## run 1
// attitude_estimation
module attitude_estimation(
    input clk,
    input reset,
    output SCLK,
    output MOSI,
    input  MISO_G,
    output SS_G,
    input  MISO_A,
    output SS_A,
    output [15:0] gyro_x,
    output [15:0] gyro_y,
    output [15:0] accl_x,
    output [15:0] accl_y,
    output [15:0] accl_z
    );
    wire read_ready;
    wire [7:0] read_data;
    wire TREADY;
    wire TVALID;
    wire [103:0] TDATA;
    spi_master master (.clk(clk),
                       .reset(reset),
                       .read_ready(read_ready),
                       .read_data(read_data),
                       .SCLK(SCLK),
                       .MOSI(MOSI),
                       .MISO_G(MISO_G),
                       .SS_G(SS_G),
                       .MISO_A(MISO_A),
                       .SS_A(SS_A));
    spi_axis_bridge bridge (.clk(clk),
                            .reset(reset),
                            .read_ready(read_ready),
  ...
clock: 9.66 ns
lec_check: 0
abc_area: 1
cap_margin: 15
cell_pad_in_sites_detail_placement: 1
cell_pad_in_sites_global_placement: 1
core_aspect_ratio: 0.6
core_margin: 2
core_utilization: 40
gpl_routability_driven: 0
place_density: 0.87
slew_margin: 5
tns_end_percent: 20
run.sh (not shown) runs the stock make flow with config.mk's settings and CLKGATE_MAP_FILE=.
Run 1 did not finish: a tool error stopped it during global routing.
Input changes introduced in run 2 (baseline for comparison: run 1):
- a deleted PLACE_DENSITY that had been 0.87
- a change of CAP_MARGIN from 15 to 20
- a deleted TNS_END_PERCENT that had been 20
- a deleted CELL_PAD_IN_SITES_DETAIL_PLACEMENT that had been 1
- a deleted CORE_ASPECT_RATIO that had been 0.6
- an added PLACE_DENSITY_LB_ADDON of 0.24
- a change of SLEW_MARGIN from 5 to 20
- a deleted ABC_AREA that had been 1
- a change of the clock period (ns, I/O delays scaled along) from 9.66 to 16.0
### Flow results
Of run 1 and run 2, just one finished clean: run 2. The fraction of the mapped netlist area in compound gates reported for run 2 is greater than that of run 1 by 4.3 points. In run 2, width of the die is lower than in run 1. Run 1 → run 2: overall die area saw a decrease; synthesized area saw a decrease; area reported by Yosys stat saw a decrease. Number of standard cells reported by yosys is higher on run 1. The total of cells resized after clock tree synthesis number comes out lower for run 2 vs run 1. Summary of run 2 over run 1: core box area decreased by about 7% relative to the old numbers; count of boundary I/O pins closely matched the old numbers.
Changes in run 3 relative to run 2:
- CELL_PAD_IN_SITES_GLOBAL_PLACEMENT no longer set, was 1
- PLACE_DENSITY_LB_ADDON no longer set, was 0.24
- GPL_ROUTABILITY_DRIVEN no longer set, was 0
==> comparison <==
- The final reports for run 3 and run 2 show setup slack after layout higher in the former.
- Diff run 3..run 2 | cell count along the critical path | negligible
- Measured against each other, run 2 and run 3 differ in clock network fraction of design power, the higher figure coming from run 3.
- In the tables for run 2 and run 3, fraction of the cycle the final worst path needs reads higher with run 2.
- Average detailed-routed wire length per instance for run 3: about 4.3% down relative to run 2
- Run 3 completed end to end with timing, DRC and antenna clean.
- Between run 2 and run 3, the footprint of the flip-flops and latches does not differ in any meaningful way.
- Run 3 vs run 2 on area growth from synthesis to final layout: run 3 is the higher one.
- On final design utilization, run 3 tracks run 2 almost exactly.
--- input diff run 3..run 4 ---
- putting ABC_AREA at 1 where nothing was set
- swapping 40 for 72 in CORE_UTILIZATION
- putting SETUP_SLACK_MARGIN at 0.76 where nothing was set
- putting CTS_CLUSTER_DIAMETER at 384 where nothing was set
- swapping 16.0 for 6.19 in the clock period (ns, I/O delays scaled along)
Findings:
Of run 3 and run 4, just one finished clean: run 3. Re I/O pin count: no difference whatsoever between run 4 and run 3. NOTE: xor and xnor area share after synthesis in run 4 falls short of that of run 3. Compare run 3 and run 4 | synthesis area per yosys higher: run 4. | post-synthesis area per instance | lower: run 4 |. In run 4 relative to run 3, post-synthesis cell count had gone up by more than a quarter. The higher total cells reported by yosys after synthesis came out of run 4. Placer's final routability congestion estimate in run 4 vs run 3: up about 20%.

attitude_estimation again, from the RTL that the note above started with.
make LEC_CHECK=0 ABC_AREA=0 CAP_MARGIN=20 CORE_MARGIN=2 CORE_UTILIZATION=65 GPL_ROUTABILITY_DRIVEN=1 GPL_TIMING_DRIVEN=1 MAX_ROUTING_LAYER=met4 SLEW_MARGIN=20 TNS_END_PERCENT=40 finish   # period 10.2 ns
The baseline ran to the end with violations: setup timing.
==> next run, changes <==
Settings changed: ABC_AREA 0 to not set, GPL_ROUTABILITY_DRIVEN 1 to 0, HOLD_SLACK_MARGIN set to 0.1, MAX_ROUTING_LAYER met4 to not set, TNS_END_PERCENT 40 to not set.
Clock period 10.2 ns to 16.0 ns, I/O delays scaled along.
The changed run finished clean; global-route usage fell by 9.3 points; total power came out lower by 37%; via count decreases by 18%; die area does not change.
==> next run, changes <==
Settings changed: CORE_UTILIZATION 65 to 40, GPL_ROUTABILITY_DRIVEN 0 to not set, GPL_TIMING_DRIVEN 1 to not set, HOLD_SLACK_MARGIN 0.1 to not set.
Clock period 16.0 ns to 25.0 ns, I/O delays scaled along.
Effect: The changed run went through all stages and came out clean. Sequential cell count does not change. Wire length came out higher by 9.2%. Worst setup slack improves by 8.7 ns. Power goes down by 33%.
==> next run, changes <==
Settings changed: CORE_UTILIZATION 40 to 10.
Clock period 25.0 ns to 22.1 ns, I/O delays scaled along.
Outcome: Clock-buffer cell count is lower by 2. Power is higher by 15%. Synthesized cell count is unchanged. Clock power is higher by 17%. Setup slack loses 2.8 ns.

Starting RTL as in the previous note.
make LEC_CHECK=0 CAP_MARGIN=20 CORE_MARGIN=2 CORE_UTILIZATION=72 CTS_CLUSTER_SIZE=51 PLACE_DENSITY_LB_ADDON=0.0 SETUP_SLACK_MARGIN=1.36 SLEW_MARGIN=20 finish   # period 5.3 ns
The baseline aborted during clock tree synthesis (4_1_cts) (DPL-0038).
Change:
Settings changed: CTS_CLUSTER_SIZE 51 to default, MAX_ROUTING_LAYER from default to met4, SETUP_SLACK_MARGIN 1.36 to 3.21.
Clock period 5.3 ns to 10.8 ns, I/O delays scaled along.
Outcome: This time the run did not get past global routing (5_1_grt). Area after synthesis is unchanged. Die area does not change. Synthesized cell count does not change.
Change:
Settings changed: CORE_UTILIZATION 72 to 40, MAX_ROUTING_LAYER met4 to default, PLACE_DENSITY_LB_ADDON 0.0 to default, SETUP_SLACK_MARGIN 3.21 to default.
Clock period 10.8 ns to 14.6 ns, I/O delays scaled along.
=> With this change the flow completed with no timing, DRC or antenna violations. Area after synthesis does not change. Synthesized cell count does not change. Die size rises by 78%.
Change:
Settings changed: CORE_UTILIZATION 40 to 72, MAX_ROUTING_LAYER from default to met4, PLACE_DENSITY from default to 0.35, SETUP_SLACK_MARGIN from default to 3.19.
Clock period 14.6 ns to 10.8 ns, I/O delays scaled along.
After rerunning: This time the run died in global routing (5_1_grt), error GRT-0232; area after synthesis is unchanged; die area shrinks by 44%; synthesized cell count is unchanged.
No activity file was given, so power comes from the tool's default toggle rates.
